## cordic_stage
module cordic_stage (clk, reset, X_i, Y_i, Z_i, X_O, Y_O, Z_O);
clock: 4.81 ns
lec_check: 0
abc_area: 0
cap_margin: 20
cell_pad_in_sites_global_placement: 2
core_margin: 2
core_utilization: 47
gpl_routability_driven: 0
gpl_timing_driven: 1
max_routing_layer: met5
min_routing_layer: met1
slew_margin: 20
run.sh (not shown) runs the stock make flow with config.mk's settings and CLKGATE_MAP_FILE=.
Change:
Settings changed: ABC_AREA 0 to unset, CELL_PAD_IN_SITES_GLOBAL_PLACEMENT 2 to unset, CORE_UTILIZATION 47 to 68, GPL_ROUTABILITY_DRIVEN 0 to unset, GPL_TIMING_DRIVEN 1 to unset, MAX_ROUTING_LAYER met5 to unset, MIN_ROUTING_LAYER met1 to unset.
Clock period 4.81 ns to 2.86 ns, I/O delays scaled along.
After rerunning: The changed run never finished: it broke off in global routing (5_1_grt), error GRT-0232. Synthesized area does not change. Die size came out lower by a quarter to a third. Synthesized cell count stays the same.
Change:
Settings changed: CORE_UTILIZATION 68 to 40, SETUP_SLACK_MARGIN set to 0.2.
Clock period 2.86 ns to 3.52 ns, I/O delays scaled along.
Result:
- This time the run passed the timing, design-rule and antenna checks
- die area rises by well over a third
- synthesized cell count stays the same
- area after synthesis does not change

========
Starting RTL as in the previous note.
Design cordic_stage, start of the top module:
module cordic_stage (clk, reset, X_i, Y_i, Z_i, X_O, Y_O, Z_O);
  input clk;
  input reset;
  input  signed [15:0] X_i;
  input  signed [15:0] Y_i;
  input  signed [15:0] Z_i;
  output signed [15:0] X_O;
  output signed [15:0] Y_O;
  output signed [15:0] Z_O;
wire signed [15:0] as_O_asx_w_st1, as_O_asy_w_st1, as_O_asz_w_st1; 
wire signed [15:0] X_w_st1_st2, Y_w_st1_st2, Z_w_st1_st2;
wire signed [15:0] mux_z_st1_out;
wire dff_st1_out, xor_st1;
xor xor_gate(xor_st1, Z_i[15], Z_i[14]);
mux_2to1 mux_st1(.in0(Z_i), .in1({{2{Z_i[14]}}, {Z_i[13:0]}}), .sel(xor_st1), .out(mux_z_st1_out));
dff dff_st1(.in(xor_st1), .out(dff_st1_out), .clk(clk), .reset(reset));
add_sub asx_st1(.as_in1(X_i), .as_in2(Y_i), .as_control(~(mux_z_st1_out[15])), .as_out(as_O_asx_w_st1));
reg16b  reg16bxout_st1(.reg_in(as_O_asx_w_st1), .reg_out(X_w_st1_st2), .clk(clk), .reset(reset));
add_sub asy_st1(.as_in1(Y_i), .as_in2(X_i), .as_control(mux_z_st1_out[15]), .as_out(as_O_asy_w_st1));
reg16b  reg16byout_st1(.reg_in(as_O_asy_w_st1), .reg_out(Y_w_st1_st2), .clk(clk), .reset(reset));
add_sub asz_st1(.as_in1(mux_z_st1_out), .as_in2(16'h2000), .as_control(~(mux_z_st1_out[15])), .as_out(as_O_asz_w_st1));
  ...
==> flow/config.mk <==
export PLATFORM = sky130hd
export DESIGN_NAME = cordic_stage
export DESIGN_NICKNAME = cordic_stage
export VERILOG_FILES = /design/flow/design.v
export SDC_FILE = /design/flow/constraint.sdc
export NUM_CORES = 4
export LEC_CHECK = 0
export CAP_MARGIN = 20
export CELL_PAD_IN_SITES_GLOBAL_PLACEMENT = 2
export CORE_MARGIN = 2
export CORE_UTILIZATION = 47
export GPL_ROUTABILITY_DRIVEN = 0
export GPL_TIMING_DRIVEN = 1
export HOLD_SLACK_MARGIN = 0.19
export MIN_ROUTING_LAYER = met2
export SETUP_SLACK_MARGIN = 0.04
export SLEW_MARGIN = 20
==> flow/constraint.sdc <==
create_clock -name core_clock -period 4.81 [get_ports {clk}]
set_input_delay 0.9620 -clock core_clock [delete_from_list [all_inputs] [get_ports {clk}]]
set_output_delay 0.9620 -clock core_clock [all_outputs]
set_load 0.01 [all_outputs]
Next try:
- ABC_AREA: not set -> 1
- HOLD_SLACK_MARGIN: 0.19 -> not set
- MIN_ROUTING_LAYER: met2 -> met1
Cell area rose by a few percent.
Fmax fell by a few percent.
Die size rose by a few percent.
Clock-buffer cell count rose by 9.
Register-to-register slack is better by 0.71 ns.
Wire length rose by a few percent.
Setup slack is worse by 0.097 ns.
Final cell count rose by about a fifth.
Synthesized area rose by a few percent.
Sequential share of layout area fell by 0.89 points.
